==> exp/umber: inputs <==
Design cordic_native, start of the top module:
module cordic_native(
    I_rst_n,                 
    I_clk,                   
    I_init_phase,            
    I_change_phase,           
    I_inc_phase,             
    O_cos,                   
    O_sin                    
    );
==> flow/config.mk <==
export PLATFORM = sky130hd
export DESIGN_NAME = cordic_native
export DESIGN_NICKNAME = cordic_native
export VERILOG_FILES = /design/flow/design.v
export SDC_FILE = /design/flow/constraint.sdc
export NUM_CORES = 4
export LEC_CHECK = 0
export CAP_MARGIN = 10
export CELL_PAD_IN_SITES_DETAIL_PLACEMENT = 2
export CELL_PAD_IN_SITES_GLOBAL_PLACEMENT = 2
export CORE_ASPECT_RATIO = 1.92
export CORE_MARGIN = 4
export CORE_UTILIZATION = 66
export CTS_CLUSTER_DIAMETER = 226
export MAX_ROUTING_LAYER = met4
export MIN_ROUTING_LAYER = met2
export SETUP_SLACK_MARGIN = 1.37
export SLEW_MARGIN = 20
export TNS_END_PERCENT = 25
==> flow/constraint.sdc <==
create_clock -name core_clock -period 7.3 [get_ports {I_clk}]
set_input_delay 1.4600 -clock core_clock [delete_from_list [all_inputs] [get_ports {I_clk}]]
set_output_delay 1.4600 -clock core_clock [all_outputs]
set_load 0.01 [all_outputs]
run.sh (not shown) runs the stock make flow with config.mk's settings and CLKGATE_MAP_FILE=.
==> exp/onyx: changes against exp/umber <==
Settings changed: CAP_MARGIN 10 to 20, CELL_PAD_IN_SITES_DETAIL_PLACEMENT 2 to unset, CELL_PAD_IN_SITES_GLOBAL_PLACEMENT 2 to unset, CORE_ASPECT_RATIO 1.92 to unset, CORE_MARGIN 4 to 2, CORE_UTILIZATION 66 to 50, CTS_CLUSTER_DIAMETER 226 to unset, CTS_CLUSTER_SIZE set to 88, GPL_TIMING_DRIVEN set to 1, MAX_ROUTING_LAYER met4 to unset, MIN_ROUTING_LAYER met2 to unset, SETUP_SLACK_MARGIN 1.37 to 0.72, TNS_END_PERCENT 25 to unset.
==> flow/constraint.sdc (replaced) <==
create_clock -name core_clock -period 4.4 [get_ports {I_clk}]
set_input_delay 0.8800 -clock core_clock [delete_from_list [all_inputs] [get_ports {I_clk}]]
set_output_delay 0.8800 -clock core_clock [all_outputs]
set_load 0.01 [all_outputs]
==> exp/pepper: changes against exp/umber <==
Settings changed: CAP_MARGIN 10 to 20, CELL_PAD_IN_SITES_DETAIL_PLACEMENT 2 to unset, CELL_PAD_IN_SITES_GLOBAL_PLACEMENT 2 to unset, CORE_ASPECT_RATIO 1.92 to unset, CORE_MARGIN 4 to 2, CORE_UTILIZATION 66 to 72, CTS_CLUSTER_DIAMETER 226 to unset, MAX_ROUTING_LAYER met4 to unset, MIN_ROUTING_LAYER met2 to unset, PLACE_DENSITY_LB_ADDON set to 0.18, SETUP_SLACK_MARGIN 1.37 to unset, TNS_END_PERCENT 25 to unset.
==> flow/constraint.sdc (replaced) <==
create_clock -name core_clock -period 3.45 [get_ports {I_clk}]
set_input_delay 0.6900 -clock core_clock [delete_from_list [all_inputs] [get_ports {I_clk}]]
set_output_delay 0.6900 -clock core_clock [all_outputs]
set_load 0.01 [all_outputs]
==> results <==
metric                                                                  exp/pepper                                            exp/umber                    exp/onyx
Run status                                                          finished clean                                       did not finish              finished clean
Failing step                                                                     -  global placement without I/O (3_1_place_gp_skip_io)                           -
Number of non-filler instances in the completed layout                        5073                                                    -                        5286
Number of diodes                                                                 0                                                    -                           2
Number of CTS-inserted buffers                                                  57                                                    -                          67
Post-route cell area                                                   0.0402 mm^2                                                    -                 0.0401 mm^2
Number of warning messages in the logs                                          49                                                    -                          62
DR DRC count                                                                     0                                                    -                           0
Start of the worst register-to-register path            cordic_sin_inst.R_cos_5[5]                                                    -  cordic_sin_inst.R_sin_5[5]
Remaining global-route overflow                                                  0                                                    -                           0
Number of signal-net inverters in the final layout                             276                                                    -                         276
Clock tree root buffer cell                                              clkbuf_16                                                    -                   clkbuf_16
Worst EP required                                                          3.95 ns                                                    -                     4.93 ns

==> job 2631: inputs <==
Starting RTL as in the previous note.
==> flow/design.v (excerpt) <==
module cordic_native(
    I_rst_n,                 
    I_clk,                   
    I_init_phase,            
    I_change_phase,           
    I_inc_phase,             
    O_cos,                   
    O_sin                    
    );
clock: 4.33 ns
lec_check: 0
cap_margin: 20
core_margin: 2
core_utilization: 68
cts_cluster_diameter: 25
cts_cluster_size: 33
setup_slack_margin: 1.15
slew_margin: 20
==> inputs of job 3334, as changes to job 2631 <==
Settings changed: ABC_AREA set to 1, CAP_MARGIN 20 to 10, CORE_ASPECT_RATIO set to 1.12, CORE_UTILIZATION 68 to 72, CTS_CLUSTER_DIAMETER 25 to 313, CTS_CLUSTER_SIZE 33 to 15, MAX_ROUTING_LAYER set to met5, PLACE_DENSITY_LB_ADDON set to 0.2, SETUP_SLACK_MARGIN 1.15 to not set, TNS_END_PERCENT set to 90.
==> flow/constraint.sdc (replaced) <==
create_clock -name core_clock -period 2.75 [get_ports {I_clk}]
set_input_delay 0.5500 -clock core_clock [delete_from_list [all_inputs] [get_ports {I_clk}]]
set_output_delay 0.5500 -clock core_clock [all_outputs]
set_load 0.01 [all_outputs]
==> comparison <==
- Job 3334 completed, yet does not pass: negative setup slack. Job 2631 finished with timing, DRC and antenna clean.
- Clock skew: job 3334 is higher than job 2631 (14 ps).
- Against job 3334, the register-to-register slack of job 2631 is higher by 1300 ps.
- Against job 3334, the wire length of job 2631 is lower by about 16%.
- Between job 2631 and job 3334, the lower die size is in job 3334 (gap 2.0%, measured against job 3334).
- In job 3334 the clock-buffer cell count is lower than in job 2631, by 148.
- Area after synthesis: job 2631 is smaller than job 3334 (3.6%).
- In sequential cell count, job 2631 and job 3334 do not differ.
- Synthesized cell count: job 2631 is smaller than job 3334 (about 18%).
==> figures <==
| item | job 2631 | job 3334 |
|---|---|---|
| DP Cell Count | 4892 | 6066 |
| Setup Crit Path Kind | primary input to flop | flop to flop |
| Number of logged tool warnings | 58 | 51 |
| Diode count | 0 | 1 |
| Buf/Inv on CP | 2 | 3 |
| Critical Path Stages | 12 | 16 |
| Synthesized net count | 4792 | 5748 |
| Slew at the pin with the worst max-slew slack | 813 ps | 512 ps |
| Xor and xnor fraction of the mapped netlist area | 0.113 | 0.0348 |
| Fraction of the mapped netlist area in adder cells | 0.194 | 0.187 |
| Final GP Congestion | 0.905 | 0.971 |
| Start point of the worst hold path | R_dir_delay[0] | I_rst_n |
| Slowest cell on crit path | sky130_fd_sc_hd__clkdlybuf4s50_1 | sky130_fd_sc_hd__or4_4 |
| Clk slew on worst S/H paths | 40 ps | 80 ps |
| Outcome | finished clean | complete, but fails checks |
| Reasons for failing layout checks | - | negative setup slack |
| Inserted tap cell count | 688 | 675 |
| Netlist area before placement | 36100 µm² | 37500 µm² |
| Total length of routed wires | 86900 µm | 104000 µm |
| Row cnt | 84 | 88 |
| Comb_multi_in | 3293 | 3833 |
